==> inputs of run a <==
## cordic
module cordic # (
    DATA_WIDTH = 12
)
(
    input clock,
    input reset,    
    output signed [DATA_WIDTH:0] sine,
    output signed [DATA_WIDTH:0] cosine
);
clock: 4.31 ns
lec_check: 0
abc_area: 0
cap_margin: 15
cell_pad_in_sites_detail_placement: 2
cell_pad_in_sites_global_placement: 1
core_aspect_ratio: 1.71
core_margin: 9
core_utilization: 61
cts_cluster_diameter: 339
cts_cluster_size: 10
gpl_routability_driven: 0
gpl_timing_driven: 1
hold_slack_margin: -0.07
max_routing_layer: met4
min_routing_layer: met1
place_density_lb_addon: 0.02
setup_slack_margin: 0.32
slew_margin: 20
tns_end_percent: 60
run.sh (not shown) runs the stock make flow with config.mk's settings and CLKGATE_MAP_FILE=.
==> run b (differences from run a) <==
==> flow/config.mk (replaced) <==
export PLATFORM = sky130hd
export DESIGN_NAME = cordic
export DESIGN_NICKNAME = cordic
export VERILOG_FILES = /design/flow/design.v
export SDC_FILE = /design/flow/constraint.sdc
export NUM_CORES = 4
export LEC_CHECK = 0
export CAP_MARGIN = 20
export CELL_PAD_IN_SITES_GLOBAL_PLACEMENT = 0
export CORE_MARGIN = 9
export CORE_UTILIZATION = 71
export GPL_ROUTABILITY_DRIVEN = 1
export GPL_TIMING_DRIVEN = 1
export PLACE_DENSITY_LB_ADDON = 0.13
export SETUP_SLACK_MARGIN = -0.19
export SLEW_MARGIN = 20
export TNS_END_PERCENT = 20
==> flow/constraint.sdc (replaced) <==
create_clock -name core_clock -period 4.84 [get_ports {clock}]
set_input_delay 0.9680 -clock core_clock [delete_from_list [all_inputs] [get_ports {clock}]]
set_output_delay 0.9680 -clock core_clock [all_outputs]
set_load 0.01 [all_outputs]
==> run c (differences from run a) <==
==> flow/config.mk (replaced) <==
export PLATFORM = sky130hd
export DESIGN_NAME = cordic
export DESIGN_NICKNAME = cordic
export VERILOG_FILES = /design/flow/design.v
export SDC_FILE = /design/flow/constraint.sdc
export NUM_CORES = 4
export LEC_CHECK = 0
export ABC_AREA = 0
export CAP_MARGIN = 15
export CELL_PAD_IN_SITES_GLOBAL_PLACEMENT = 0
export CORE_MARGIN = 2
export CORE_UTILIZATION = 70
export CTS_CLUSTER_SIZE = 20
export GPL_ROUTABILITY_DRIVEN = 1
export GPL_TIMING_DRIVEN = 1
export HOLD_SLACK_MARGIN = -0.07
export MAX_ROUTING_LAYER = met4
export MIN_ROUTING_LAYER = met1
export SETUP_SLACK_MARGIN = 0.32
export SLEW_MARGIN = 20
==> flow/constraint.sdc (replaced) <==
create_clock -name core_clock -period 2.55 [get_ports {clock}]
set_input_delay 0.5100 -clock core_clock [delete_from_list [all_inputs] [get_ports {clock}]]
set_output_delay 0.5100 -clock core_clock [all_outputs]
set_load 0.01 [all_outputs]
==> qor summary <==
Run status: run c aborted with a tool error; run b timing/DRC/antenna clean; run a aborted with a tool error
Failing step: run c global routing; run b -; run a detailed placement
Core ar.: run c 55100 µm²; run b 54000 µm²; run a 62900 µm²
Number of gates resized after cts: run c 450; run b 0; run a -
Cells after Synth: run c 4190; run b 4190; run a 4190
Clock tree root driver cell: run c sky130_fd_sc_hd__clkbuf_16; run b sky130_fd_sc_hd__clkbuf_16; run a -
Number of buffers inserted to repair setup after CTS: run c 134; run b 0; run a -
HPWL after DPL: run c 59.6 mm; run b 56.9 mm; run a -
Buffers from clock root to sink, at most: run c 3; run b 3; run a -
Full die area: run c 57500 µm²; run b 63600 µm²; run a 73600 µm²
Vertical die dimension: run c 240 µm; run b 252 µm; run a 348 µm
Pre-Place Util: run c 70.7%; run b 72.1%; run a 61.9%
Total number of H-tree levels: run c 3; run b 3; run a -
Gpl congestion: run c 0.891; run b 0.898; run a -
Hold-fix buffers at CTS: run c 0; run b 0; run a -
Flip-flops with a built-in enable: run c 0; run b 0; run a 0
Placed Cells incl. Taps: run c 5103; run b 4864; run a -
TritonCTS Buffers: run c 72; run b 74; run a -
Area post-placement: run c 42200 µm²; run b 39900 µm²; run a -
Area fraction in compound gates after synthesis: run c 18.0%; run b 18.0%; run a 18.0%
Placement row count: run c 86; run b 85; run a 120
# clock sinks: run c 690; run b 690; run a -
Largest area contributor in the synthesized netlist: run c sky130_fd_sc_hd__dfxtp_1; run b sky130_fd_sc_hd__dfxtp_1; run a sky130_fd_sc_hd__dfxtp_1
Pre-CTS worst setup slack: run c -0.107 ns; run b 1.56 ns; run a -
Share of async-settable or async-resettable flops after synthesis: run c 0%; run b 0%; run a 0%
Yosys warning total: run c 27; run b 27; run a 27
Horizontal die dimension: run c 240 µm; run b 252 µm; run a 211 µm

* * *

==> 11-25 <==
==> flow/design.v <==
`timescale 1ns / 1ps
module rotator # (
    DATA_WIDTH = 12,
    ANGLE_WIDTH = 16,
    ITERATION = 0,
    TAN_ANGLE = 0
)
(
    input clock, 
    input reset,
    input [1:0] quarter_in,
    input signed [DATA_WIDTH:0] x_in,
    input signed [DATA_WIDTH:0] y_in,
    input signed [ANGLE_WIDTH:0] z_in,
    output [1:0] quarter_out,
    output signed [DATA_WIDTH:0] x_out,
    output signed [DATA_WIDTH:0] y_out,
    output signed [ANGLE_WIDTH:0] z_out
);
    function signed [DATA_WIDTH:0] shift_register(
        input signed [DATA_WIDTH:0] register, 
        input integer n
    );
        integer i;
        begin
            shift_register = register;
            for (i = 0; i < n; i++) begin
                shift_register = {register[DATA_WIDTH], shift_register[DATA_WIDTH:1]};
            end
        end
    endfunction
    logic signed [DATA_WIDTH:0] Xd, Yd;
    assign Xd = shift_register(x_in, ITERATION);
    assign Yd = shift_register(y_in, ITERATION);   
    logic signed [DATA_WIDTH:0] X, Y; 
    logic signed [ANGLE_WIDTH:0] Z; 
    logic [1:0] Q;
    always_ff @(posedge clock) begin
        Q <= quarter_in;
        if (z_in < 0) begin
            X <= x_in + Yd;
            Y <= y_in - Xd;
            Z <= z_in + TAN_ANGLE;
        end
        else begin
            X <= x_in - Yd;
            Y <= y_in + Xd;
            Z <= z_in - TAN_ANGLE;
        end   
    end    
    assign x_out = X;
    assign y_out = Y;
    assign z_out = Z;    
    assign quarter_out = Q;
endmodule
`timescale 1ns / 1ps
module cordic_chain #(
    DATA_WIDTH = 12,
    ANGLE_WIDTH = 16,
    ITERATIONS = 16
)
(
    input clock,
    input reset,
    input [1:0] quarter_in,
    input signed [DATA_WIDTH:0] x_in,
    input signed [DATA_WIDTH:0] y_in,
    input signed [DATA_WIDTH:0] angle_in,
    output signed [DATA_WIDTH:0] x_out,
    output signed [DATA_WIDTH:0] y_out, 
    output [1:0] quarter_out 
 );
    logic [1:0] quarters [ITERATIONS:0];
    logic signed [DATA_WIDTH:0] xs [ITERATIONS:0];
    logic signed [DATA_WIDTH:0] ys [ITERATIONS:0];
    logic signed [ANGLE_WIDTH:0] zs [ITERATIONS:0];   
    assign quarters[0] = quarter_in;
    assign xs[0] = x_in;
    assign ys[0] = y_in;
    assign zs[0] = {1'b0, angle_in[DATA_WIDTH-1:0], 4'b0000};
    function [ANGLE_WIDTH:0] tan_angle; 
        input [3:0] iteration;
        begin
            case (iteration)
            4'b0000: tan_angle = 17'd25736;  
            4'b0001: tan_angle = 17'd15192;  
            4'b0010: tan_angle = 17'd8028;  
            4'b0011: tan_angle = 17'd4074;  
            4'b0100: tan_angle = 17'd2045;  
            4'b0101: tan_angle = 17'd1024;  
            4'b0110: tan_angle = 17'd512;  
            4'b0111: tan_angle = 17'd256;  
            4'b1000: tan_angle = 17'd128;  
            4'b1001: tan_angle = 17'd64;  
            4'b1010: tan_angle = 17'd32;  
            4'b1011: tan_angle = 17'd16;  
            4'b1100: tan_angle = 17'd8;  
            4'b1101: tan_angle = 17'd4;  
            4'b1110: tan_angle = 17'd2;  
            4'b1111: tan_angle = 17'd1;  
            endcase
        end
    endfunction
    genvar i;
    generate 
    for (i = 0; i < ITERATIONS; i++) begin
        rotator # (
            .DATA_WIDTH(DATA_WIDTH),
            .ANGLE_WIDTH(ANGLE_WIDTH),
            .ITERATION(i),
            .TAN_ANGLE(tan_angle(i))
        ) rotator_dut (
            .clock(clock),
            .reset(reset),
            .quarter_in(quarters[i]),
            .x_in(xs[i]),
            .y_in(ys[i]),
            .z_in(zs[i]),
            .quarter_out(quarters[i+1]),
            .x_out(xs[i+1]),
            .y_out(ys[i+1]),
            .z_out(zs[i+1])        
        );   
    end
    endgenerate
    assign x_out = xs[ITERATIONS];
    assign y_out = ys[ITERATIONS];
    assign quarter_out = quarters[ITERATIONS];
endmodule
`timescale 1ns / 1ps
module quarter_selector # (
    DATA_WIDTH = 12
)
(
    input clock, 
    input reset,
    input [1:0] quarter,
    input signed [DATA_WIDTH:0] x_in,
    input signed [DATA_WIDTH:0] y_in,
    output signed [DATA_WIDTH:0] x_out,
    output signed [DATA_WIDTH:0] y_out
);
logic [DATA_WIDTH:0] x_up, x_down;
logic [DATA_WIDTH:0] y_up, y_down;
assign x_up = x_in + 13'h800;
assign x_down = 13'h800 - x_in;
assign y_up = y_in + 13'h800;
assign y_down = 13'h800 - y_in;
logic [DATA_WIDTH:0] X, Y;
always_ff @(posedge clock) begin
    if (reset) begin
        X <= '0;
        Y <= '0;    
    end
    else begin
        case (quarter)
            2'b00: begin
                X <= x_up;
                Y <= y_up; 
            end
            2'b01: begin
                X <= x_down;
                Y <= y_up;                        
            end
            2'b10: begin
                X <= x_down;
                Y <= y_down;                                    
            end
            2'b11: begin
                X <= x_up;
                Y <= y_down;                                               
            end
        endcase    
    end
end
assign x_out = X;
assign y_out = Y;
endmodule
`timescale 1ns / 1ps
module phase_controller # (
    PHASE_WIDTH = 13
) 
(
    input clock, 
    input reset,
    output [PHASE_WIDTH-1:0] phase,
    output [1:0] quadrant   
);
localparam frequence_fraction = 8'd56;
localparam frequence_reverse_fraction = 8'd100 - frequence_fraction;
localparam phase_90 = 13'd3216;
localparam base_step = 2'd1;
localparam extended_step = 2'd2;
typedef enum logic [1:0] {
    QUADRANT_I, 
    QUADRANT_II,
    QUADRANT_III,
    QUADRANT_IV
} quadrant_state;
logic [PHASE_WIDTH-1:0] phase_out;
logic inc_en; 
logic counter_reset;
logic [15:0] counter;
always_ff @(posedge clock) begin
    if (reset) begin
        counter <= '0;
        inc_en <= '0;
    end
    else if (counter_reset) begin
        counter <= '0;
    end
    else begin
        if (counter >= 8'd100) begin
            inc_en <= '1;
            counter <= counter - frequence_reverse_fraction;
        end
        else begin
            inc_en <= '0;
            counter <= counter + frequence_fraction;
        end
    end
end
quadrant_state quadrant_out;
logic [15:0] angle_counter;
assign quadrant = quadrant_out;
assign phase = phase_out;
always_ff @(posedge clock) begin
    if (reset) begin
        quadrant_out <= QUADRANT_I;
        phase_out <= '0;
        angle_counter <= '0;
    end
    else case (quadrant_out)
        QUADRANT_I: begin
            if (angle_counter >= phase_90) begin
                quadrant_out <= QUADRANT_II;
                angle_counter <= '0;                
            end
            else begin
                if (inc_en) begin
                    phase_out <= phase_out + extended_step;
                    angle_counter <= angle_counter + extended_step;
                end
                else begin
                    phase_out <= phase_out + base_step;
                    angle_counter <= angle_counter + base_step;
                end
            end
        end
        QUADRANT_II: begin
            if (angle_counter >= phase_90) begin
                quadrant_out <= QUADRANT_III;
                angle_counter <= '0;                
            end
            else begin
                if (inc_en) begin
                    phase_out <= phase_out - extended_step;
                    angle_counter <= angle_counter + extended_step;
                end
                else begin
                    phase_out <= phase_out - base_step;
                    angle_counter <= angle_counter + base_step;
                end
            end           
        end
        QUADRANT_III: begin
            if (angle_counter >= phase_90) begin
                quadrant_out <= QUADRANT_IV;
                angle_counter <= '0;                
            end
            else begin
                if (inc_en) begin
                    phase_out <= phase_out + extended_step;
                    angle_counter <= angle_counter + extended_step;
                end
                else begin
                    phase_out <= phase_out + base_step;
                    angle_counter <= angle_counter + base_step;
                end
            end        
        end
        QUADRANT_IV: begin
            if (angle_counter >= phase_90) begin
                quadrant_out <= QUADRANT_I;
                angle_counter <= '0;                
            end
            else begin
                if (inc_en) begin
                    phase_out <= phase_out - extended_step;
                    angle_counter <= angle_counter + extended_step;
                end
                else begin
                    phase_out <= phase_out - base_step;
                    angle_counter <= angle_counter + base_step;
                end
            end                                 
        end
    endcase
end
always_ff @(posedge clock) begin
    if (reset) begin
        counter_reset <= '0;
    end
    else if (angle_counter >= phase_90) begin
        counter_reset <= '1;
    end
    else begin
        counter_reset <= '0;
    end
end
endmodule
`timescale 1ns / 1ps
module cordic # (
    DATA_WIDTH = 12
)
(
    input clock,
    input reset,    
    output signed [DATA_WIDTH:0] sine,
    output signed [DATA_WIDTH:0] cosine
);
    localparam A = 16'h04DB;  
    logic [DATA_WIDTH:0] phase;
    logic [1:0] quarter;
    logic signed [DATA_WIDTH:0] x0;
    logic signed [DATA_WIDTH:0] y0;
    assign x0 = A;
    assign y0 = '0;
    phase_controller # (
        .PHASE_WIDTH(13)
    ) phase_controller_dut (
        .clock(clock),
        .reset(reset),
        .phase(phase),
        .quadrant(quarter)
    );
    logic signed [DATA_WIDTH:0] x_out;
    logic signed [DATA_WIDTH:0] y_out;
    logic [1:0] quarter_out;
    cordic_chain # (
        .DATA_WIDTH(12),
        .ANGLE_WIDTH(16),
        .ITERATIONS(16)
    ) cordic_chain_dut (
        .clock(clock),
        .reset(reset),
        .quarter_in(quarter),
        .x_in(x0),
        .y_in(y0),
        .angle_in(phase),        
        .x_out(x_out),
        .y_out(y_out),
        .quarter_out(quarter_out)        
    );
    quarter_selector # (
        .DATA_WIDTH(12)
    ) quarter_selector_dut (
        .clock(clock),
        .reset(reset),
        .quarter(quarter_out),
        .x_in(x_out),
        .y_in(y_out),
        .x_out(cosine),
        .y_out(sine)
    );
endmodule
==> flow/run.sh <==
#!/bin/bash
# the make line also repeats each setting of config.mk as NAME=value (left out here)
make -C /OpenROAD-flow-scripts/flow DESIGN_CONFIG=/design/flow/config.mk WORK_HOME=/design/flow/orfs CLKGATE_MAP_FILE= finish
==> flow/config.mk <==
export PLATFORM = sky130hd
export DESIGN_NAME = cordic
export DESIGN_NICKNAME = cordic
export VERILOG_FILES = /design/flow/design.v
export SDC_FILE = /design/flow/constraint.sdc
export NUM_CORES = 4
export LEC_CHECK = 0
export ABC_AREA = 1
export CAP_MARGIN = 15
export CELL_PAD_IN_SITES_DETAIL_PLACEMENT = 2
export CELL_PAD_IN_SITES_GLOBAL_PLACEMENT = 1
export CORE_ASPECT_RATIO = 1.71
export CORE_MARGIN = 9
export CORE_UTILIZATION = 61
export CTS_CLUSTER_DIAMETER = 139
export GPL_ROUTABILITY_DRIVEN = 1
export GPL_TIMING_DRIVEN = 1
export HOLD_SLACK_MARGIN = -0.07
export MAX_ROUTING_LAYER = met4
export MIN_ROUTING_LAYER = met1
export PLACE_DENSITY_LB_ADDON = 0.02
export SETUP_SLACK_MARGIN = 0.32
export SLEW_MARGIN = 20
==> flow/constraint.sdc <==
create_clock -name core_clock -period 4.31 [get_ports {clock}]
set_input_delay 0.8620 -clock core_clock [delete_from_list [all_inputs] [get_ports {clock}]]
set_output_delay 0.8620 -clock core_clock [all_outputs]
set_load 0.01 [all_outputs]
==> inputs of 05-13, as changes to 11-25 <==
Settings changed: ABC_AREA 1 to unset, CAP_MARGIN 15 to 20, CELL_PAD_IN_SITES_DETAIL_PLACEMENT 2 to unset, CELL_PAD_IN_SITES_GLOBAL_PLACEMENT 1 to unset, CORE_ASPECT_RATIO 1.71 to unset, CORE_MARGIN 9 to 2, CORE_UTILIZATION 61 to 40, CTS_CLUSTER_DIAMETER 139 to unset, GPL_ROUTABILITY_DRIVEN 1 to unset, GPL_TIMING_DRIVEN 1 to 0, HOLD_SLACK_MARGIN -0.07 to unset, MAX_ROUTING_LAYER met4 to unset, MIN_ROUTING_LAYER met1 to met2, PLACE_DENSITY_LB_ADDON 0.02 to unset, SETUP_SLACK_MARGIN 0.32 to unset.
==> flow/constraint.sdc (replaced) <==
create_clock -name core_clock -period 5.0 [get_ports {clock}]
set_input_delay 1.0000 -clock core_clock [delete_from_list [all_inputs] [get_ports {clock}]]
set_output_delay 1.0000 -clock core_clock [all_outputs]
set_load 0.01 [all_outputs]
==> out/results.txt <==
Die Y = 316 um
synthesized cell area = 39000 um^2
count leader, synth = dfxtp_1
yosys xor share = 11.5%
top cells, area = dfxtp_1, ha_1, xnor2_1
Seq share, synth = 35.5%
Yosys chip area = 39000 um^2
top cells by count = dfxtp_1, ha_1, nor2_1
standard-cell row count = 114
Area leader share = 35.5%
Adders+Majority by Area = 19.4%
Syn Area/Cell = 9.30 um^2
GPL Wtd Cong = 0.866
Mapped Cells = 4190
count of cell types in the netlist = 71
status = timing/DRC/antenna clean
Die W = 316 um
(the above is from 05-13)
==> out/results.txt <==
standard-cell row count = 121
Seq share, synth = 34.9%
Yosys chip area = 39600 um^2
top cells by count = nand2_1, dfxtp_1, a21oi_1
count leader, synth = nand2_1
synthesized cell area = 39600 um^2
Die W = 213 um
Mapped Cells = 4844
status = did not finish
Err = [ERROR DPL-0033] detailed placement checks failed during check placement.
stage reached = detailed placement
(the above is from 11-25)
